==> run a <==
==> flow/design.v <==
module ula(clock,rst,a,b,r,op,sb,sa,enable,sinA, sinB);
	input [7:0]a;
	input [7:0]b;
	input op;
	input clock;
	input rst;
	output reg [8:0]r;
	output sa, sb;
	input sinA;
	input sinB;
	reg saa;
	reg sbb;
	reg sinal;
	input enable;
	reg [6:0]aa;
	reg [6:0]bb;
	reg [7:0]rr;
	reg [7:0]rr_n;
	reg sinal_n;
	always @(*) begin
		saa = sinA;
		sbb = sinB;
		aa = a[6:0];
		bb = b[6:0];
		rr_n = rr;
		sinal_n = sinal;
		case(op)
			0: begin
				if(saa == 0 && sbb == 0)begin
					rr_n = aa + bb;
					sinal_n = 0;
				end
				if(saa == 1 && sbb == 0)begin
					if(aa > bb)begin
						rr_n = aa - bb;
						sinal_n = saa;
					end
					else begin
						rr_n = bb - aa;
						sinal_n = sbb;
					end
				end
				if(saa == 0 && sbb == 1)begin
					if(aa > bb)begin
						rr_n = aa - bb;
						sinal_n = saa;
					end
					else begin
						rr_n = bb - aa;
						sinal_n = sbb;
					end
				end
				if(saa == 1 && sbb == 1)begin
					rr_n = aa + bb;
					sinal_n = 1;
				end
			end	
			1: begin
			sbb = ~sbb;
			if(saa == 0 && sbb == 0)begin
					rr_n = aa + bb;
					sinal_n = 0;
				end
				if(saa == 1 && sbb == 0)begin
					if(aa > bb)begin
						rr_n = aa - bb;
						sinal_n = saa;
					end
					else begin
						rr_n = bb - aa;
						sinal_n = sbb;
					end
				end
				if(saa == 0 && sbb == 1)begin
					if(aa > bb)begin
						rr_n = aa - bb;
						sinal_n = saa;
					end
					else begin
						rr_n = bb - aa;
						sinal_n = sbb;
					end
				end
				if(saa == 1 && sbb == 1)begin
					rr_n = aa + bb;
					sinal_n = 1;
				end
			end	
		endcase
	end
	always @(posedge clock) begin
		if (rst) begin
			rr <= 0;
			sinal <= 0;
		end
		else begin
			rr <= rr_n;
			sinal <= sinal_n;
		end
	end
	always @(posedge clock) begin
		if (rst) begin
			r <= 0;
		end
		else if (rr==0) begin
			r[8] <= 1;
			r[7:0] <= rr;
		end
		else begin
			r[8] <= ~sinal;
			r[7:0] <= rr;
		end
	end
	assign sa = saa;
	assign sb = sbb;
endmodule
module bcdout(saida,saida1,saida2,in,enable);
	input [8:0] in;
	output reg [6:0]saida;
	output reg [6:0]saida1;
	output reg [6:0]saida2;
	input enable;
	reg sinal;
	reg [7:0]uni;
	reg [7:0]dez;
	reg [7:0]dezz;
	reg [7:0]cen;
	reg [6:0] su, sd, sc;
	reg [7:0] aux;
	always @(*) begin
		sinal = 0;
		aux = 0;
		uni = 0;
		dezz = 0;
		dez = 0;
		cen = 0;
		if (enable) begin
			sinal = in[8];
			aux[7:0] = in[7:0];
			uni = aux%10;
			dezz = aux%100;
			dez = dezz/10;
			cen = aux/100;
			case(uni)
				8'b00000000: 
					saida = 7'b0000001;
	            8'b00000001: 
					saida = 7'b1001111;
	            8'b00000010: 
					saida = 7'b0010010;
	            8'b00000011: 
					saida = 7'b0000110;
	            8'b00000100: 
					saida = 7'b1001100;
	            8'b00000101: 
					saida = 7'b0100100;
	            8'b00000110: 
					saida = 7'b0100000;
	            8'b00000111: 
					saida = 7'b0001111;
	            8'b00001000: 
					saida = 7'b0000000;
	            8'b00001001: 
					saida = 7'b0000100;
				default:
					saida = 7'b1111110;
        endcase
        		case(dez)
				8'b00000000: 
					saida1 = 7'b0000001;
	            8'b00000001: 
					saida1 = 7'b1001111;
	            8'b00000010: 
					saida1 = 7'b0010010;
	            8'b00000011: 
					saida1 = 7'b0000110;
	            8'b00000100: 
					saida1 = 7'b1001100;
	            8'b00000101: 
					saida1 = 7'b0100100;
	            8'b00000110: 
					saida1 = 7'b0100000;
	            8'b00000111: 
					saida1 = 7'b0001111;
	            8'b00001000: 
					saida1 = 7'b0000000;
	            8'b00001001: 
					saida1 = 7'b0000100;
				default:
					saida1 = 7'b1111110;
        endcase
        case(cen)
				8'b00000000: 
					saida2 = 7'b0000001;
	            8'b00000001: 
					saida2 = 7'b1001111;
				8'b00000010: 
					saida2 = 7'b0010010;
				default:
					saida2 = 7'b1111110;
        endcase
		end
		else begin
				saida = 7'b1111111;
				saida1 = 7'b1111111;
				saida2 = 7'b1111111;
			end	
	end
endmodule
module Remoto(clk,rst,entrada,comando,su,sd,suB,sdB,saida_1,saida1_1,saida2_1,soma_result_1,sinal_A,sinal_B);
parameter inicia            = 2'b00;   
parameter inicia_1          = 2'b01;    
parameter leitura           = 2'b10; 
parameter zera_B    = 3'b010;
parameter zera_tudo = 3'b011;
parameter soma      = 3'b100;
parameter sub       = 3'b101;
parameter muda_sinal= 3'b110;
parameter  DESLIGADO = 0;
parameter  ESPERA = 1;
parameter limite_um      =  4095; 
parameter lid_zero      =  3594;  
parameter  RECEBE_A_DEZ = 2;
parameter  RECEBE_A_UNI = 3;
parameter  MUDA_SINAL_A = 4;
parameter  RECEBE_A_DEZ_B = 5;
parameter  RECEBE_A_UNI_B = 6;
parameter  MUDA_SINAL_B = 7;
parameter  ZERA_TUDO = 8;	
parameter lid_um  			=  3281;  
parameter tempo_zero      =  648;
parameter tempo_bit  =  312;
input         clk;      
input         rst;
input         entrada;    
output reg [7:0] comando;
output reg[6:0] su;
output reg[6:0] sd;
output reg[6:0] suB;
output reg[6:0] sdB; 
wire [8:0] soma_result;
output reg [8:0] soma_result_1;
reg [4:0] estado_m;
reg [7:0] vetorA;
reg [7:0] vetorA_aux;
reg [7:0] vetorA_2;
reg [7:0] vetorA_1;
reg [7:0] vetorB;
reg [7:0] vetorB_aux;
reg [7:0] vetorB_1;
reg [7:0] vetorB_2;
reg on;
output reg sinal_A;
output reg sinal_B;
reg    [11:0] contado_inicial;            
reg           contado_inicial_flag;      
reg [26:0]delay;
reg [2:0]op;
wire [6:0] saida;
wire [6:0] saida1;
wire [6:0] saida2;
output [6:0] saida_1;
output [6:0] saida1_1;
output [6:0] saida2_1;
reg    [11:0] contador_inicial;           
reg           contador_inicial_flag;    
reg    [11:0] contagem;           
reg           contagem_flag;     
reg     [5:0] bitcount;              
reg     [1:0] estado;             
reg    [31:0] dados_control;        
reg nova_mensagem;
reg    [8:0] sr;
reg   [26:0] dl;        
assign saida_1 = saida;
assign saida1_1 = saida1;
assign saida2_1 = saida2;
ula G1(.clock(clk),.rst(rst),.a(vetorA),.b(vetorB),.r(soma_result),.op(op), .enable(on), .sinA(sinal_A),.sinB(sinal_B));
bcdout G2(.saida(saida),.saida1(saida1),.saida2(saida2),.in(soma_result_1),.enable(on));
always @(posedge clk )
if (rst)
			 contado_inicial <= 0;
else if ((estado == inicia) && !entrada)
			 contado_inicial <= contado_inicial + 1'b1;
		else                           
			 contado_inicial <= 0;	              		 	
always @(posedge clk)	
if (rst)
			 contador_inicial <= 0;
else if ((estado == inicia_1) && entrada)
			 contador_inicial <= contador_inicial + 1'b1;
		else  
			 contador_inicial <= 0;	            		 	
always @(posedge clk )
if (rst)
			 contagem <= 0;
else if ((estado == leitura) && entrada)
			 contagem <= contagem + 1'b1;
		else
			 contagem <= 1'b0;        
always @(posedge clk)
if (rst)
	     bitcount <= 6'b0;
else if (estado == leitura)
		begin
			if (contagem == tempo_bit)
					bitcount <= bitcount + 1'b1; 
		end   
	  else
	     bitcount <= 6'b0;
always @(posedge clk) 
		if (rst)
			estado <= inicia;
		else
			case (estado)
 			    inicia  : if (contado_inicial > lid_zero)  
			  	              estado <= inicia_1; 
			    inicia_1: if (contador_inicial > lid_um)
			  	              estado <= leitura;
			    leitura : if ((contagem >= limite_um) || (bitcount >= 33))
			  					      estado <= inicia;
	        default  : estado <= inicia; 
			 endcase
always @(posedge clk)
	  if (rst)
			 dados_control <= 0;
	  else if (estado == leitura)
		begin
			 if (contagem >= tempo_zero) 
			    dados_control[bitcount-1'b1] <= 1'b1;  
		end
		else
			 dados_control <= 0;
always @(posedge clk)
	  if (rst) begin
			comando <= 0;
			nova_mensagem <= 1'b0;
	  end
	  else if (bitcount == 32) begin
			 if (dados_control[31:24] == ~dados_control[23:16])
			 begin		
				comando[7:0] <= dados_control[23:16]; 
			 	nova_mensagem <= 1'b1;
			 end
			 else
				  nova_mensagem <= 1'b0 ;
		end
		else begin
			nova_mensagem <= 1'b0 ;
		end
always @(posedge clk) begin
	sr = soma_result_1;
	dl = delay;
	if (rst) begin
		estado_m <= DESLIGADO;
		on <= 0;
		op <= 1;
		vetorA <= 8'b11111111;
		vetorB <= 8'b11111111;
		sinal_A <= 0;
		sinal_B <= 0;
		soma_result_1 <= 0;
		delay <= 0;
	end
	else begin
	if(sr==0)begin
		sr=9'b000000000;
	end
	else if(!on && sr[8]==0) begin
		sr[8]=1'b1;
	end
	case(estado_m)
		DESLIGADO: begin
				if(comando == 8'b00010010 && nova_mensagem)begin
					estado_m <= ESPERA;
					on <= 1;
					vetorA<=0;
					vetorB<=0;
					op<=0;
					if(soma_result==0)begin
						sr=9'b000000000;
					end
				end
			end
		ESPERA:begin
				if(comando == 8'b00010010 && nova_mensagem)begin 
					vetorA<=8'b11111111;
					vetorB<=8'b11111111;
					sr = 9'b100000000;
					estado_m <= DESLIGADO;
					on<=0;
				end
				else if(comando == 8'b00001111)begin  
					estado_m <=  RECEBE_A_DEZ;
					vetorA<=0;
					sinal_A<=0;
					sr = 9'b100000000;
				end
				else if(comando == 8'b00010000)begin  
					estado_m <=  ZERA_TUDO;
					vetorA<=0;
					vetorB<=0;
					sinal_A<=0;
					sinal_B<=0;
					sr = 9'b100000000;
				end
				else if(comando == 8'b00010011)begin 
					estado_m <= RECEBE_A_DEZ_B;
					vetorB<=0;
					sinal_B<=0;
					sr = 9'b100000000;
				end
				else if(comando == 8'b00011010)begin 
					op<=0;
					if(soma_result==0)begin
						sr=9'b000000000;
					end
					else begin
						sr = soma_result;
					end
				end
				else if(comando == 8'b00011110)begin 
					op<=1;
					if(soma_result==0)begin
						sr=9'b000000000;
					end
					else begin
					sr = soma_result;
					end
				end
			end
		ZERA_TUDO:begin
				estado_m <= RECEBE_A_DEZ;
				sr = 9'b100000000;
		end
		RECEBE_A_DEZ_B:begin
				if(comando >= 0 && comando < 10)begin
					vetorB <=comando;
					sinal_B <=0;
					estado_m <= RECEBE_A_UNI_B;
					dl = 0;
				end
			end	
		RECEBE_A_DEZ:begin
				if(comando >= 0 && comando < 10)begin
					vetorA <= comando;
					sinal_A <=0;
					estado_m <= RECEBE_A_UNI;
					dl = 0;
				end
			end	
		RECEBE_A_UNI:begin
			dl = dl + 1'b1;
				if((dl > 78125 && (comando >= 0 && comando < 10)) && nova_mensagem)begin
					vetorA<=vetorA * 10 + comando;
					estado_m <= MUDA_SINAL_A;
					dl = 0;
				end
				else if((dl > 78125 && comando > 9) && nova_mensagem)begin
					estado_m <= MUDA_SINAL_A;
					dl = 0;
				end
			end
		RECEBE_A_UNI_B:begin
			dl = dl + 1'b1;
				if((dl > 78125 && (comando >= 0 && comando < 10)) && nova_mensagem)begin
					vetorB<=vetorB * 10 + comando;
					estado_m <= MUDA_SINAL_B;
					dl = 0;
				end
				else if((dl > 78125 && comando > 9) && nova_mensagem)begin
					estado_m <= MUDA_SINAL_B;
					dl = 0;
				end
			end
		MUDA_SINAL_A:begin
			if(comando == 8'b00001100)begin
				sinal_A<=~sinal_A;
				estado_m <=ESPERA;
			end
			else if(comando > 9 && comando != 8'b00001100)begin
				estado_m <=ESPERA;
			end
		end
		MUDA_SINAL_B:begin
			if(comando == 8'b00001100 )begin
				sinal_B<=~sinal_B;
				estado_m <=ESPERA;
			end
			else if(comando > 9 && comando != 8'b00001100)begin
				estado_m <=ESPERA;
			end
		end
	endcase	
	soma_result_1 <= sr;
	delay <= dl;
	end
end
always @(*) begin
		vetorA_1 = 0;
		vetorA_2 = 0;
		su = 7'b1111111;
		sd = 7'b1111111;
		if(vetorA > 200) begin
			su = 7'b1111111;
			sd = 7'b1111111;
		end
		else begin
			vetorA_1 = vetorA%10;
			vetorA_2 = vetorA/10;
			case(vetorA_1)
				0: 
					su = 7'b0000001;
	            1: 
					su = 7'b1001111;
	            2: 
					su = 7'b0010010;
	            3: 
					su = 7'b0000110;
	            4: 
					su = 7'b1001100;
	            5: 
					su = 7'b0100100;
	            6: 
					su = 7'b0100000;
	            7: 
					su = 7'b0001111;
	            8: 
					su = 7'b0000000;
	            9: 
					su = 7'b0000100;
        endcase
	        case(vetorA_2)
		        	0: 
		        		sd = 7'b0000001;
			        1: 
			        	sd = 7'b1001111;
			        2: 
			        	sd = 7'b0010010;
			        3: 
			        	sd = 7'b0000110;
			        4: 
			        	sd = 7'b1001100;
			        5: 
			        	sd = 7'b0100100;
			        6: 
			        	sd = 7'b0100000;
			        7: 
			        	sd = 7'b0001111;
			        8: 
			        	sd = 7'b0000000;
			        9: 
			        	sd = 7'b0000100;
			endcase
		end	
	end
	always @(*) begin
		vetorB_1 = 0;
		vetorB_2 = 0;
		suB = 7'b1111111;
		sdB = 7'b1111111;
		if(vetorB > 200) begin
			suB = 7'b1111111;
			sdB = 7'b1111111;
		end
		else begin
			vetorB_1 = vetorB%10;
			vetorB_2 = vetorB/10;
			case(vetorB_1)
					0: 
						suB = 7'b0000001;
		            1: 
						suB = 7'b1001111;
		            2: 
						suB = 7'b0010010;
		            3: 
						suB = 7'b0000110;
		            4: 
						suB = 7'b1001100;
		            5: 
						suB = 7'b0100100;
		            6: 
						suB = 7'b0100000;
		            7: 
						suB = 7'b0001111;
		            8: 
						suB = 7'b0000000;
		            9: 
						suB = 7'b0000100;
	        endcase
	        case(vetorB_2)
		        	0: 
		        		sdB = 7'b0000001;
			        1: 
			        	sdB = 7'b1001111;
			        2: 
			        	sdB = 7'b0010010;
			        3: 
			        	sdB = 7'b0000110;
			        4: 
			        	sdB = 7'b1001100;
			        5: 
			        	sdB = 7'b0100100;
			        6: 
			        	sdB = 7'b0100000;
			        7: 
			        	sdB = 7'b0001111;
			        8: 
			        	sdB = 7'b0000000;
			        9: 
			        	sdB = 7'b0000100;
			endcase
		end
	end	
endmodule
==> flow/run.sh <==
#!/bin/bash
# the make line also repeats each setting of config.mk as NAME=value (left out here)
make -C /OpenROAD-flow-scripts/flow DESIGN_CONFIG=/design/flow/config.mk WORK_HOME=/design/flow/orfs CLKGATE_MAP_FILE= finish
==> flow/config.mk <==
export PLATFORM = sky130hd
export DESIGN_NAME = Remoto
export DESIGN_NICKNAME = Remoto
export VERILOG_FILES = /design/flow/design.v
export SDC_FILE = /design/flow/constraint.sdc
export NUM_CORES = 4
export LEC_CHECK = 0
export ABC_AREA = 1
export CAP_MARGIN = 20
export CELL_PAD_IN_SITES_GLOBAL_PLACEMENT = 3
export CORE_ASPECT_RATIO = 0.6
export CORE_MARGIN = 3
export CORE_UTILIZATION = 71
export CTS_CLUSTER_DIAMETER = 346
export CTS_CLUSTER_SIZE = 59
export GPL_ROUTABILITY_DRIVEN = 1
export GPL_TIMING_DRIVEN = 0
export MAX_ROUTING_LAYER = met5
export MIN_ROUTING_LAYER = met2
export PLACE_DENSITY = 0.78
export SETUP_SLACK_MARGIN = 0.15
export SLEW_MARGIN = 20
==> flow/constraint.sdc <==
create_clock -name core_clock -period 10.4 [get_ports {clk}]
set_input_delay 2.0800 -clock core_clock [delete_from_list [all_inputs] [get_ports {clk}]]
set_output_delay 2.0800 -clock core_clock [all_outputs]
set_load 0.01 [all_outputs]
==> run b (differences from run a) <==
==> flow/config.mk (replaced) <==
export PLATFORM = sky130hd
export DESIGN_NAME = Remoto
export DESIGN_NICKNAME = Remoto
export VERILOG_FILES = /design/flow/design.v
export SDC_FILE = /design/flow/constraint.sdc
export NUM_CORES = 4
export LEC_CHECK = 0
export ABC_AREA = 1
export CAP_MARGIN = 20
export CORE_MARGIN = 2
export CORE_UTILIZATION = 72
export CTS_CLUSTER_SIZE = 99
export PLACE_DENSITY = 0.39
export SETUP_SLACK_MARGIN = 1.06
export SLEW_MARGIN = 20
==> flow/constraint.sdc (replaced) <==
create_clock -name core_clock -period 11.7 [get_ports {clk}]
set_input_delay 2.3400 -clock core_clock [delete_from_list [all_inputs] [get_ports {clk}]]
set_output_delay 2.3400 -clock core_clock [all_outputs]
set_load 0.01 [all_outputs]
==> comparison table <==
metric	run a	run b
Number of cell rows	38	50
Cell total in the yosys stat output	2169	2169
Core Density at Floorplan	0.744	0.735
Die width	186 microns	142 microns
Async set-or-reset flop fraction in the synthesized netlist	0	0
Number of cells produced by synthesis	2169	2169
Most frequent cell after synthesis	sky130_fd_sc_hd__nand2_1	sky130_fd_sc_hd__nand2_1
Status	stopped before the end	complete, no violations
Last stage reached	global placement without I/O	-
Flops after synth	153	153
Top cell type by total area after synthesis	sky130_fd_sc_hd__dfxtp_1	sky130_fd_sc_hd__dfxtp_1
Synthesized area per cell	6.36 sq um	6.36 sq um
Vertical die dimension	114 microns	142 microns
Chip Footprint	21200 sq um	20300 sq um
Synth Area in XOR/XNOR	0.0404	0.0404
Area of the core	18500 sq um	18800 sq um
Synth cell types	68	68
Post-synth top flop	sky130_fd_sc_hd__dfxtp_1	sky130_fd_sc_hd__dfxtp_1
